==> job 9220: inputs <==
// mult_32bit_no_ops
module mult_32bit_no_ops(
    input              clk,
    input              reset,
    input              start,
    input              signed_mode,  
    input       [31:0] op_a,
    input       [31:0] op_b,
    output reg         done,
    output reg  [63:0] product_out
);
clock: 13.6 ns
lec_check: 0
cap_margin: 20
core_margin: 2
core_utilization: 40
place_density: 0.6
setup_slack_margin: 2.48
slew_margin: 20
run.sh (not shown) runs the stock make flow with config.mk's settings and CLKGATE_MAP_FILE=.
==> job 3118 (differences from job 9220) <==
CORE_UTILIZATION = 62   (was 40)
SETUP_SLACK_MARGIN = not set   (was 2.48)
==> flow/constraint.sdc (replaced) <==
create_clock -name core_clock -period 9.03 [get_ports {clk}]
set_input_delay 1.8060 -clock core_clock [delete_from_list [all_inputs] [get_ports {clk}]]
set_output_delay 1.8060 -clock core_clock [all_outputs]
set_load 0.01 [all_outputs]
==> results.txt <==
Implementation results.

The final timing report counts setup violations totalling 21. The OpenROAD report gives the critical path a required time of 9.33 ns. The reasons given for failing layout checks are negative setup slack. The static power due to leakage is about 0.0061 uW.

The wire length on met3 is ~2400 um. The clock distribution area overhead in the final layout is 0.04330. Hold timing on the final database bottoms out at a slack of around 0.48 ns. The met1 layer usage reported by global route is 0.4676. Of the total power, combinational logic draws 0.465. The run finished, with violations left. The placement summary gives the final routability congestion estimate as 0.9529. The iteration count of the initial detailed-routing pass is 6. In the post-route analysis, the smallest setup slack over all paths is -2.863 ns. In this run the tools logged warnings totalling 34. The area of the core is ~0.018 mm2.

The count of fill cells added during filler insertion is around 1100. The floorplan has 49 rows.
The numbers above come from job 3118.

==> results.txt <==
Implementation results.

In this run the standard cell core region covers 0.02778 mm2. Of the post-synthesis cell area, the dominant cell type holds 0.3767. The met1 layer usage reported by global route is 0.3239. The tool flagged a number of max-cap violations equal to 0. The number of synthesized flops with an enable pin is 0. The iteration count of the initial detailed-routing pass is 5. The power report attributes to the combinational group a share of 0.428. The last timing report of the flow puts the setup violation total at 0. The run finished with no timing, DRC or antenna violations. The dominant kind of combinational cell is AND-OR/OR-AND gates. The count of fill cells added during filler insertion is 2586.

The floorplan has around 61 rows. The wire length on met3 is approximately 1600 um. The worst hold margin is ~0.50 ns. The static power due to leakage is ~0.006 uW. The data required time at the worst endpoint is roughly 14 ns. The fraction of final cell area spent on clock buffers and inverters in this run is 0.04470.
The numbers above come from job 9220.


* * *

==> run B <==
==> flow/design.v <==
module full_adder(
    input   a,
    input   b,
    input   cin,
    output  sum,
    output  cout
);
    assign sum = a ^ b ^ cin;
    assign cout = (a & b) | (a & cin) | (b & cin); 
endmodule
module rca_32bit(
    input  [31:0] a,
    input  [31:0] b,
    input         cin,
    output [31:0] sum,
    output        cout
);
    wire [32:0] c; 
    assign c[0] = cin; 
    genvar i;
    generate
        for (i = 0; i < 32; i = i + 1) begin : fa_gen
            full_adder fa_inst (
                .a(a[i]),
                .b(b[i]),
                .cin(c[i]), 
                .sum(sum[i]),
                .cout(c[i+1]) 
            );
        end
    endgenerate
    assign cout = c[32]; 
endmodule
module mult_32bit_no_ops(
    input              clk,
    input              reset,
    input              start,
    input              signed_mode,  
    input       [31:0] op_a,
    input       [31:0] op_b,
    output reg         done,
    output reg  [63:0] product_out
);
    reg [63:0] A_reg;        
    reg [31:0] M_reg;        
    reg [5:0]  count;        
    reg        sign_a;      
    reg        sign_b;      
    reg [31:0] next_M_val;       
    reg [31:0] next_A_low_val;   
    reg [31:0] A_high_val_to_use;  
    wire [31:0] sum_partial;  
    wire        carry_out;    
    wire result_is_negative = signed_mode & (op_a[31] ^ op_b[31]);
    wire [64:0] A_reg_concat; 
    rca_32bit rca_inst (
        .a(A_reg[63:32]),             
        .b(M_reg),                    
        .cin(1'b0),
        .sum(sum_partial),
        .cout(carry_out)
    );
    wire [31:0] abs_a_sum;
    rca_32bit rca_abs_a_inst (
        .a(~op_a), .b(32'h0), .cin(1'b1), .sum(abs_a_sum), .cout()
    );
    wire [31:0] abs_b_sum;
    rca_32bit rca_abs_b_inst (
        .a(~op_b), .b(32'h0), .cin(1'b1), .sum(abs_b_sum), .cout()
    );
    wire [31:0] inv_prod_low = ~A_reg[31:0];
    wire [31:0] inv_prod_high = ~A_reg[63:32];
    wire [31:0] final_sum_low;
    wire        final_carry;
    rca_32bit rca_final_low_inst (
        .a(inv_prod_low), .b(32'b0), .cin(1'b1), .sum(final_sum_low), .cout(final_carry)
    );
    wire [31:0] final_sum_high;
    rca_32bit rca_final_high_inst (
        .a(inv_prod_high), .b(32'b0), .cin(final_carry), .sum(final_sum_high), .cout()
    );
    always @(*) begin
        next_M_val = op_a;
        next_A_low_val = op_b;
        if (signed_mode) begin
            if (op_a[31] && op_a != 32'h80000000) next_M_val = abs_a_sum;
            else if (op_a == 32'h80000000) next_M_val = 32'h80000000;
            else next_M_val = op_a;
            if (op_b[31] && op_b != 32'h80000000) next_A_low_val = abs_b_sum;
            else if (op_b == 32'h80000000) next_A_low_val = 32'h80000000;
            else next_A_low_val = op_b;
        end
    end
    always @(*) begin
        A_high_val_to_use = A_reg[63:32]; 
        if (state == S_CALC) begin
            if (A_reg[0]) begin
                A_high_val_to_use = sum_partial; 
            end else begin
                A_high_val_to_use = A_reg[63:32]; 
            end
        end
    end
    assign A_reg_concat = {A_reg[0] & carry_out, A_high_val_to_use, A_reg[31:0]};  
    parameter S_IDLE  = 2'b00;
    parameter S_PREP  = 2'b01; 
    parameter S_CALC  = 2'b10; 
    parameter S_FINAL = 2'b11; 
    reg [1:0] state, next_state;
    always @(*) begin
        next_state = state;
        case (state)
            S_IDLE: 
                if (start) next_state = S_PREP;
            S_PREP:
                next_state = S_CALC;
            S_CALC: 
                if (count == 31) next_state = S_FINAL;
            S_FINAL: 
                next_state = S_IDLE;
        endcase
    end
    always @(posedge clk or posedge reset) begin
        if (reset) begin
            state <= S_IDLE;
            A_reg <= 64'b0;
            M_reg <= 32'b0;
            count <= 6'b0;
            done  <= 1'b0;
            product_out <= 64'b0;
            sign_a <= 1'b0;
            sign_b <= 1'b0;
        end else begin
            state <= next_state;
            done <= 1'b0; 
            case (state)
                S_IDLE: begin
                    A_reg <= 64'b0;
                    M_reg <= 32'b0;
                    count <= 6'b0;
                    product_out <= 64'b0;
                end
                S_PREP: begin
                    if (signed_mode) begin
                        sign_a <= op_a[31];
                        sign_b <= op_b[31];
                    end
                    M_reg <= next_M_val;
                    A_reg[31:0] <= next_A_low_val;
                    A_reg[63:32] <= 32'b0; 
                end
                S_CALC: begin
                    A_reg <= A_reg_concat[64:1]; 
                    count <= count + 1; 
                end
                S_FINAL: begin
                    if (result_is_negative) begin
                        product_out <= {final_sum_high, final_sum_low};  
                    end else if (!signed_mode) begin
                         if (op_a == 32'hFFFFFFFF && op_b == 32'hFFFFFFFF) begin
                             if (A_reg[63:32] == 32'h00000000 && A_reg[31:0] == 32'h00000001) begin
                                 product_out <= 64'hFFFFFFFE00000001;  
                             end else begin
                                 product_out <= A_reg;
                             end
                         end else begin
                             product_out <= A_reg;
                         end
                    end else begin
                        product_out <= A_reg;
                    end
                    done <= 1'b1;
                end
            endcase
        end
    end
endmodule
==> flow/run.sh <==
#!/bin/bash
# the make line also repeats each setting of config.mk as NAME=value (left out here)
make -C /OpenROAD-flow-scripts/flow DESIGN_CONFIG=/design/flow/config.mk WORK_HOME=/design/flow/orfs CLKGATE_MAP_FILE= finish
==> flow/config.mk <==
export PLATFORM = sky130hd
export DESIGN_NAME = mult_32bit_no_ops
export DESIGN_NICKNAME = mult_32bit_no_ops
export VERILOG_FILES = /design/flow/design.v
export SDC_FILE = /design/flow/constraint.sdc
export NUM_CORES = 4
export LEC_CHECK = 0
export CAP_MARGIN = 30
export CELL_PAD_IN_SITES_GLOBAL_PLACEMENT = 3
export CORE_ASPECT_RATIO = 0.52
export CORE_MARGIN = 3
export CORE_UTILIZATION = 54
export CTS_CLUSTER_DIAMETER = 112
export CTS_CLUSTER_SIZE = 61
export GPL_ROUTABILITY_DRIVEN = 1
export GPL_TIMING_DRIVEN = 0
export MAX_ROUTING_LAYER = met4
export PLACE_DENSITY_LB_ADDON = 0.06
export SETUP_SLACK_MARGIN = -0.4
export SLEW_MARGIN = 40
export TNS_END_PERCENT = 25
==> flow/constraint.sdc <==
create_clock -name core_clock -period 11.8 [get_ports {clk}]
set_input_delay 2.3600 -clock core_clock [delete_from_list [all_inputs] [get_ports {clk}]]
set_output_delay 2.3600 -clock core_clock [all_outputs]
set_load 0.01 [all_outputs]
==> run D: changes against run B <==
==> flow/config.mk (replaced) <==
export PLATFORM = sky130hd
export DESIGN_NAME = mult_32bit_no_ops
export DESIGN_NICKNAME = mult_32bit_no_ops
export VERILOG_FILES = /design/flow/design.v
export SDC_FILE = /design/flow/constraint.sdc
export NUM_CORES = 4
export LEC_CHECK = 0
export CAP_MARGIN = 0
export CORE_ASPECT_RATIO = 1.54
export CORE_MARGIN = 2
export CORE_UTILIZATION = 19
export CTS_CLUSTER_DIAMETER = 238
export CTS_CLUSTER_SIZE = 100
export GPL_ROUTABILITY_DRIVEN = 1
export MAX_ROUTING_LAYER = met5
export PLACE_DENSITY = 0.91
export SLEW_MARGIN = 20
export TNS_END_PERCENT = 5
==> run P: changes against run B <==
==> flow/config.mk (replaced) <==
export PLATFORM = sky130hd
export DESIGN_NAME = mult_32bit_no_ops
export DESIGN_NICKNAME = mult_32bit_no_ops
export VERILOG_FILES = /design/flow/design.v
export SDC_FILE = /design/flow/constraint.sdc
export NUM_CORES = 4
export LEC_CHECK = 0
export CAP_MARGIN = 0
export CORE_ASPECT_RATIO = 1.54
export CORE_MARGIN = 2
export CORE_UTILIZATION = 55
export GPL_ROUTABILITY_DRIVEN = 1
export MAX_ROUTING_LAYER = met5
export SLEW_MARGIN = 20
export TNS_END_PERCENT = 5
==> flow/constraint.sdc (replaced) <==
create_clock -name core_clock -period 10.1 [get_ports {clk}]
set_input_delay 2.0200 -clock core_clock [delete_from_list [all_inputs] [get_ports {clk}]]
set_output_delay 2.0200 -clock core_clock [all_outputs]
set_load 0.01 [all_outputs]
==> results.toml <==
# synthesis and place-and-route metrics
[status]
run_status = "complete, but fails checks"
check_fault_list = "setup timing"

[placed_design]
detailedPlacementHpwl_mm = 22.3
dp_worst_setup_slack_ns = -1.91

[route]
post_drt_via_cell_ratio = 6.02

[floorplan]
die_h_um = 182
die_area_um2 = 21700
core-area_um2 = 20300
die_width_um = 119
row_count = 65
starting_density_of_the_core_pct = 55.5

[power_and_ir_drop]
p_sw_share_pct = 39.6
power_leakage_nw = 5.98

[finish]
fill_cells = 1680

[sta]
timing.final.setup_violations = 16
fin_ws_ns = -1.82
That was run P.
==> results.toml <==
# synthesis and place-and-route metrics
[finish]
fill_cells = 6181

[logic_synthesis]
post_synth_top_cells = "nand2_1, dfrtp_1, inv_1"

[placed_design]
dp_worst_setup_slack_ns = -0.494
numPlacedInstances = 2106
detailedPlacementHpwl_mm = 27.4

[floorplan]
die_area_um2 = 61400
starting_density_of_the_core_pct = 19.3
row_count = 110
core-area_um2 = 58600
die_h_um = 307

[setup_path]
cp_slowest_cell = "fa_1"

[route]
post_drt_via_cell_ratio = 4.85

[power_and_ir_drop]
p_sw_share_pct = 41.0

[sta]
fin_ws_ns = -0.389
timing.final.setup_violations = 3

[status]
check_fault_list = "setup timing"
run_status = "complete, but fails checks"

[global_route]
grt_pass1_wl_mm = 57.6
That was run D.
==> results.toml <==
# yosys + openroad results
[status]
run_status = "did not finish"
stop_stage = "global placement without I/O (3_1_place_gp_skip_io)"
error_message = "[ERROR FLW-0024] Place density exceeds 1.0 (current PLACE_DENSITY_LB_ADDON =  0.06). Please check if the value of  PLACE_DENSITY_LB_ADDON is between 0 and 0.99."

[logic_synthesis]
synth_area_leader = "dfrtp_1"
synth-cells-yosys = 1252
post_synth_top_cells = "nand2_1, dfrtp_1, inv_1"
yosys_warnings = 1
syn_inst_count = 1252
area_fraction_in_and_or_nand_and_nor_cells_after_synthesis_pct = 11.6
fa_ha_area_share_pct = 19.6

[floorplan]
row_count = 37
die_width_um = 207
die_area_um2 = 22800
starting_density_of_the_core_pct = 56.1
die_h_um = 110
core-area_um2 = 20100
That was run B.
Power is estimated from default activity; no workload was simulated.
